==> 06-07 <==
// FM_demodulator
module FM_demodulator
          (
           clk,
           reset,
           clk_enable,
           inp_I,
           inp_Q,
           out_fm
          );
  input   clk;
  input   reset;
  input   clk_enable;
  input   signed [38:0] inp_I;   
  input   signed [38:0] inp_Q;   
  output  [12:0] out_fm;   
  wire enb;
  reg signed [38:0] Delay1_out1;   
  reg signed [38:0] Delay2_out1;   
  reg signed [38:0] Delay4_out1;   
  wire signed [31:0] Sum4_sub_cast;   
  wire signed [31:0] Sum4_sub_cast_1;   
  wire signed [31:0] Sum4_sub_temp;   
  wire signed [29:0] Sum4_out1;   
  wire signed [68:0] Product_mul_temp;   
  wire signed [32:0] Product_out1;   
  reg signed [38:0] Delay3_out1;   
  wire signed [30:0] Sum3_sub_cast;   
  wire signed [30:0] Sum3_sub_cast_1;   
  wire signed [30:0] Sum3_sub_temp;   
  wire signed [28:0] Sum3_out1;   
  wire signed [67:0] Product2_mul_temp;   
  wire signed [32:0] Product2_out1;   
  wire signed [31:0] Sum5_sub_cast;   
  wire signed [31:0] Sum5_sub_cast_1;   
  wire signed [31:0] Sum5_sub_temp;   
  wire [12:0] OUTPUT_rsvd;   
  reg [12:0] OUTPUT_rsvdreg;
  assign enb = clk_enable;
  always @(posedge clk or posedge reset)
    begin : Delay1_process
      if (reset == 1'b1) begin
        Delay1_out1 <= 39'sh0000000000;
      end
      else begin
        if (enb) begin
          Delay1_out1 <= inp_I;
        end
      end
    end
  always @(posedge clk or posedge reset)
    begin : Delay2_process
      if (reset == 1'b1) begin
        Delay2_out1 <= 39'sh0000000000;
      end
      else begin
        if (enb) begin
          Delay2_out1 <= inp_Q;
        end
      end
    end
  always @(posedge clk or posedge reset)
    begin : Delay4_process
      if (reset == 1'b1) begin
        Delay4_out1 <= 39'sh0000000000;
      end
      else begin
        if (enb) begin
          Delay4_out1 <= Delay2_out1;
        end
      end
    end
  assign Sum4_sub_cast = inp_Q[38:7];
  assign Sum4_sub_cast_1 = Delay4_out1[38:7];
  assign Sum4_sub_temp = Sum4_sub_cast - Sum4_sub_cast_1;
  assign Sum4_out1 = Sum4_sub_temp[29:0];
  assign Product_mul_temp = Delay1_out1 * Sum4_out1;
  assign Product_out1 = Product_mul_temp[66:34];
  always @(posedge clk or posedge reset)
    begin : Delay3_process
      if (reset == 1'b1) begin
        Delay3_out1 <= 39'sh0000000000;
      end
      else begin
        if (enb) begin
  ...
make LEC_CHECK=0 CAP_MARGIN=30 CORE_ASPECT_RATIO=0.5 CORE_MARGIN=10 CORE_UTILIZATION=40 CTS_CLUSTER_DIAMETER=331 CTS_CLUSTER_SIZE=100 PLACE_DENSITY_LB_ADDON=0.3 SLEW_MARGIN=30 TNS_END_PERCENT=15 finish   # period 25.0 ns
run.sh (not shown) runs the stock make flow with config.mk's settings and CLKGATE_MAP_FILE=.
==> 01-23: changes against 06-07 <==
CAP_MARGIN = 20   (was 30)
CORE_ASPECT_RATIO = default   (was 0.5)
CORE_MARGIN = 2   (was 10)
CORE_UTILIZATION = 65   (was 40)
CTS_CLUSTER_DIAMETER = 215   (was 331)
CTS_CLUSTER_SIZE = default   (was 100)
PLACE_DENSITY_LB_ADDON = default   (was 0.3)
SLEW_MARGIN = 20   (was 30)
TNS_END_PERCENT = default   (was 15)
==> flow/constraint.sdc (replaced) <==
create_clock -name core_clock -period 20.6 [get_ports {clk}]
set_input_delay 4.1200 -clock core_clock [delete_from_list [all_inputs] [get_ports {clk}]]
set_output_delay 4.1200 -clock core_clock [all_outputs]
set_load 0.01 [all_outputs]
==> 02-28: changes against 06-07 <==
CAP_MARGIN = 15   (was 30)
CORE_ASPECT_RATIO = default   (was 0.5)
CORE_MARGIN = 2   (was 10)
CORE_UTILIZATION = 72   (was 40)
CTS_CLUSTER_DIAMETER = 215   (was 331)
CTS_CLUSTER_SIZE = 34   (was 100)
PLACE_DENSITY_LB_ADDON = default   (was 0.3)
SLEW_MARGIN = 20   (was 30)
TNS_END_PERCENT = default   (was 15)
==> flow/constraint.sdc (replaced) <==
create_clock -name core_clock -period 12.9 [get_ports {clk}]
set_input_delay 2.5800 -clock core_clock [delete_from_list [all_inputs] [get_ports {clk}]]
set_output_delay 2.5800 -clock core_clock [all_outputs]
set_load 0.01 [all_outputs]
==> PnR_summary.wiki <==
== Metrics ==
{| class="wikitable"
! Metric !! Value
|-
| Min-delay src || Delay2_out1[29]$_DFFE_PP0P_
|-
| Outcome || no timing/DRC/antenna violations
|-
| Area Overhead vs Synth || 5.86%
|-
| Arrival time at the worst endpoint || 20.78 ns
|-
| Critical path buffer and inverter count || 5
|-
| Top Metal Used || met4
|-
| Area of combinational cells with multiple inputs || 0.0695 mm²
|-
| Maximum achievable frequency || around 0.05 GHz
|-
| Num tapcells || between 2000 and 3000
|-
| Final instance area || approximately 0.09 mm²
|-
| Aggregate global-route resource usage || 0.228
|-
| Maximum clock skew at final layout || 0.0199 ns
|-
| Average wire per cell in the routed design || approximately 22 µm
|}
The numbers above come from 06-07.

==> PnR_summary.wiki <==
== Metrics ==
{| class="wikitable"
! Metric !! Value
|-
| Aggregate global-route resource usage || 0.390
|-
| Num tapcells || 1742
|-
| Critical path buffer and inverter count || 4
|-
| Min-delay src || Delay1_out1[7]$_DFFE_PP0P_
|-
| Average wire per cell in the routed design || 22.4 µm
|-
| Top Metal Used || met5
|-
| Maximum clock skew at final layout || 0.0239 ns
|-
| Outcome || no timing/DRC/antenna violations
|-
| Final instance area || 0.0878 mm²
|-
| Area of combinational cells with multiple inputs || 0.0695 mm²
|}
The numbers above come from 01-23.

==> PnR_summary.wiki <==
== Metrics ==
{| class="wikitable"
! Metric !! Value
|-
| Critical path buffer and inverter count || 7
|-
| Final setup vio count || 13
|-
| Aggregate global-route resource usage || 0.422
|-
| Area of combinational cells with multiple inputs || 0.0705 mm²
|-
| Final instance area || ~0.095 mm²
|-
| Average wire per cell in the routed design || 21.1 µm
|-
| Num tapcells || 1524
|-
| Setup WS post-layout || -1.79 ns
|-
| Arrival time at the worst endpoint || around 15 ns
|-
| Outcome || complete, but fails checks
|-
| Layout check failures || negative setup slack
|}
The numbers above come from 02-28.

